// cnn_layer1
module cnn_layer1 (
    input          clk,
    input          reset,
    input  [15:0]  pxl_in,
    input          i_data_valid,
    input  [143:0] i_kernel_data,
    output [15:0]  conv_out,
    output         conv_valid,
    output [15:0]  pool_out,
    output         pool_valid
);
clock: 3.33 ns
lec_check: 0
cap_margin: 20
core_margin: 2
core_utilization: 58
slew_margin: 20
run.sh (not shown) runs the stock make flow with config.mk's settings and CLKGATE_MAP_FILE=.
The first run completed, yet does not pass: negative setup slack.
Then changed:
Settings changed: CAP_MARGIN 20 to 25, CELL_PAD_IN_SITES_DETAIL_PLACEMENT set to 1, CORE_MARGIN 2 to 9, CORE_UTILIZATION 58 to 46, CTS_CLUSTER_SIZE set to 23, GPL_ROUTABILITY_DRIVEN set to 0, GPL_TIMING_DRIVEN set to 1, HOLD_SLACK_MARGIN set to 0.26, MIN_ROUTING_LAYER set to met2, SETUP_SLACK_MARGIN set to 1.19.
Clock period 3.33 ns to 8.0 ns, I/O delays scaled along.
The new run finished with timing, DRC and antenna clean.
Combinational power came out lower by about 66%.
Routed wire length rose by about 9%.
Hold slack is better by 0.051 ns.
Total power decreases by 60%.
Die size is higher by about 34%.
Flip-flop count does not change.
Critical path depth fell by 3.
Final area goes down by about 8%.
Sequential share of layout area grows by 2.6 points.
Global-route usage is higher by 5.1 points.
Then changed:
Settings changed: CAP_MARGIN 25 to 5, CELL_PAD_IN_SITES_DETAIL_PLACEMENT 1 to 0, CELL_PAD_IN_SITES_GLOBAL_PLACEMENT set to 1, CORE_ASPECT_RATIO set to 1.7, CORE_MARGIN 9 to 2, CORE_UTILIZATION 46 to 17, CTS_CLUSTER_SIZE 23 to 78, GPL_ROUTABILITY_DRIVEN 0 to unset, GPL_TIMING_DRIVEN 1 to unset, HOLD_SLACK_MARGIN 0.26 to unset, MAX_ROUTING_LAYER set to met4, MIN_ROUTING_LAYER met2 to unset, SETUP_SLACK_MARGIN 1.19 to unset.
Clock period 8.0 ns to 9.34 ns, I/O delays scaled along.
Result:
- The changed run finished clean
- non-clock buffer count went down by 54
- area after synthesis stays the same
- sequential power drops by about a fifth
Then changed:
Settings changed: CAP_MARGIN 5 to 20, CELL_PAD_IN_SITES_DETAIL_PLACEMENT 0 to unset, CELL_PAD_IN_SITES_GLOBAL_PLACEMENT 1 to unset, CORE_ASPECT_RATIO 1.7 to unset, CORE_UTILIZATION 17 to 40, CTS_CLUSTER_SIZE 78 to unset, MAX_ROUTING_LAYER met4 to unset.
Clock period 9.34 ns to 4.76 ns, I/O delays scaled along.
=> The changed run completed and failed the layout checks on negative setup slack; die size shrinks by well over a third; non-clock buffer count rose by 675; synthesized cell count is unchanged; wire length fell by a little under a tenth; via count grows by a few percent; register-to-register slack gets worse by 3.7 ns; hold slack is better by 0.032 ns; count of clock-buffer cells in the layout rises by 54.
Then changed:
Settings changed: ABC_AREA set to 1, CORE_UTILIZATION 40 to 65, PLACE_DENSITY set to 0.38.
Clock period 4.76 ns to 5.67 ns, I/O delays scaled along.
The new run reached the layout checks and failed them: negative setup slack; routed wire length went up by 24%; fmax is lower by 0.38%; register-to-register slack improved by 0.89 ns; global-route usage is higher by 19 points; power goes down by 15%; final cell count goes up by 11%; cell area climbs by 3.8%; clock power is lower by 19%; synthesized cell count grows by 25%.
Then changed:
Settings changed: ABC_AREA 1 to unset, CORE_UTILIZATION 65 to 70, CTS_CLUSTER_SIZE set to 14, PLACE_DENSITY 0.38 to unset.
Clock period 5.67 ns to 5.79 ns, I/O delays scaled along.
Result: The new run completed, yet does not pass: negative setup slack. Worst hold slack is better by 0.050 ns. Routed wire length came out lower by roughly a tenth. Critical path depth went down by 2. Worst setup slack gets worse by 0.25 ns. Maximum frequency shrinks by a few percent. Synthesized area went down by a few percent.

## run A
cnn_layer1 again, from the RTL that the note above started with.
Settings: LEC_CHECK=0, ABC_AREA=0, CAP_MARGIN=20, CELL_PAD_IN_SITES_DETAIL_PLACEMENT=2, CORE_MARGIN=10, CORE_UTILIZATION=38, CTS_CLUSTER_SIZE=78, GPL_TIMING_DRIVEN=0, SETUP_SLACK_MARGIN=1.22, SLEW_MARGIN=20; clock period 5.59 ns.
Run A did not finish; the tool stopped in global routing (5_1_grt) with error GRT-0232.
> inputs changed (run A -> run B)
Settings: a deleted CELL_PAD_IN_SITES_DETAIL_PLACEMENT that had been 2; an added CTS_CLUSTER_DIAMETER of 95; a deleted ABC_AREA that had been 0; a deleted GPL_TIMING_DRIVEN that had been 0; an added PLACE_DENSITY of 0.66; a change of CTS_CLUSTER_SIZE from 78 to 14; a change of CORE_UTILIZATION from 38 to 70; a change of CAP_MARGIN from 20 to 5; a change of CORE_MARGIN from 10 to 2; a deleted SETUP_SLACK_MARGIN that had been 1.22; a change of the clock period (ns, I/O delays scaled along) from 5.59 to 4.1.
### Flow results
- In the reports for run B and run A, the larger routability congestion estimate belongs to run B.
- From run A to run B the numbers moved as follows: vertical die dimension shows a reduction of about 30%, buffers inserted during post-CTS setup optimization decreased by 149 relative to the old numbers, placed wire-length estimate went down 100000 um, TritonCTS buffer count saw a decrease, level count of the clock H-tree decreased by 1 relative to the old numbers.
- Run A → run B: chip area saw a decrease; number of core rows dropped 45.
- Finished, but not clean: run B, with setup timing.
### run B -> run C
Settings: removing PLACE_DENSITY (formerly 0.66); changing CTS_CLUSTER_DIAMETER from 95 to 234; changing CAP_MARGIN from 5 to 20; changing CTS_CLUSTER_SIZE from 14 to 15; changing the clock period (ns, I/O delays scaled along) from 4.1 to 5.31.
Results
In run C the implementation ran to completion but is not tape-out ready, as the final checks report setup timing.
Going from run B to run C, critical path depth climbed about 4%; final cell count stayed essentially flat; critical path data required time up 1.07 ns; global-route usage over all layers saw an increase.
Edits applied to the flow inputs when going from run C to run D:
Settings: CTS_CLUSTER_SIZE: 15 -> 57; CORE_UTILIZATION: 70 -> 66; CTS_CLUSTER_DIAMETER: 234 -> unset; the clock period (ns, I/O delays scaled along): 5.31 -> 5.26.
## What came out
Looking at routed wire length across both flows, run D is the stronger of the two, with run C trailing.
Final checks on run D, whose flow otherwise completed, came back failing, citing setup timing.
Post-cts gate resize count sits higher in run D than in run C.
Sort run D and run C by portion of total power attributed to combinational logic desc -> top: run C
For run D, the type of the worst setup path was in2reg, unlike run C, where it was reg2reg.
Of run D and run C, the lower register-to-register slack belongs to run C.
First-pass GRT wire length: higher on run C

cnn_layer1 again, from the RTL that the note above started with.
make LEC_CHECK=0 CAP_MARGIN=20 CORE_MARGIN=2 CORE_UTILIZATION=65 SLEW_MARGIN=20 finish   # period 8.29 ns
The starting point ran to the end with no violations.
Edit:
--- a/flow/config.mk
+++ b/flow/config.mk
@@ -6,6 +6,11 @@
 export NUM_CORES = 4
 export LEC_CHECK = 0
-export CAP_MARGIN = 20
+export CAP_MARGIN = 5
+export CELL_PAD_IN_SITES_DETAIL_PLACEMENT = 0
+export CELL_PAD_IN_SITES_GLOBAL_PLACEMENT = 0
+export CORE_ASPECT_RATIO = 1.09
 export CORE_MARGIN = 2
-export CORE_UTILIZATION = 65
+export CORE_UTILIZATION = 66
+export CTS_CLUSTER_SIZE = 78
+export MAX_ROUTING_LAYER = met4
 export SLEW_MARGIN = 20
==> flow/constraint.sdc (replaced) <==
create_clock -name core_clock -period 5.4 [get_ports {clk}]
set_input_delay 1.0800 -clock core_clock [delete_from_list [all_inputs] [get_ports {clk}]]
set_output_delay 1.0800 -clock core_clock [all_outputs]
set_load 0.01 [all_outputs]
Outcome: Now the flow completed, yet does not pass: setup timing. Via count rose by 7.0%. Hold slack improves by 0.016 ns. Worst setup slack degrades by 1.4 ns. Die area fell by 1.5%. Clock skew goes down by 0.025 ns. Routed wire length came out higher by 12%. Design area goes up by 8.3%.
Power and IR drop assume default switching activity.
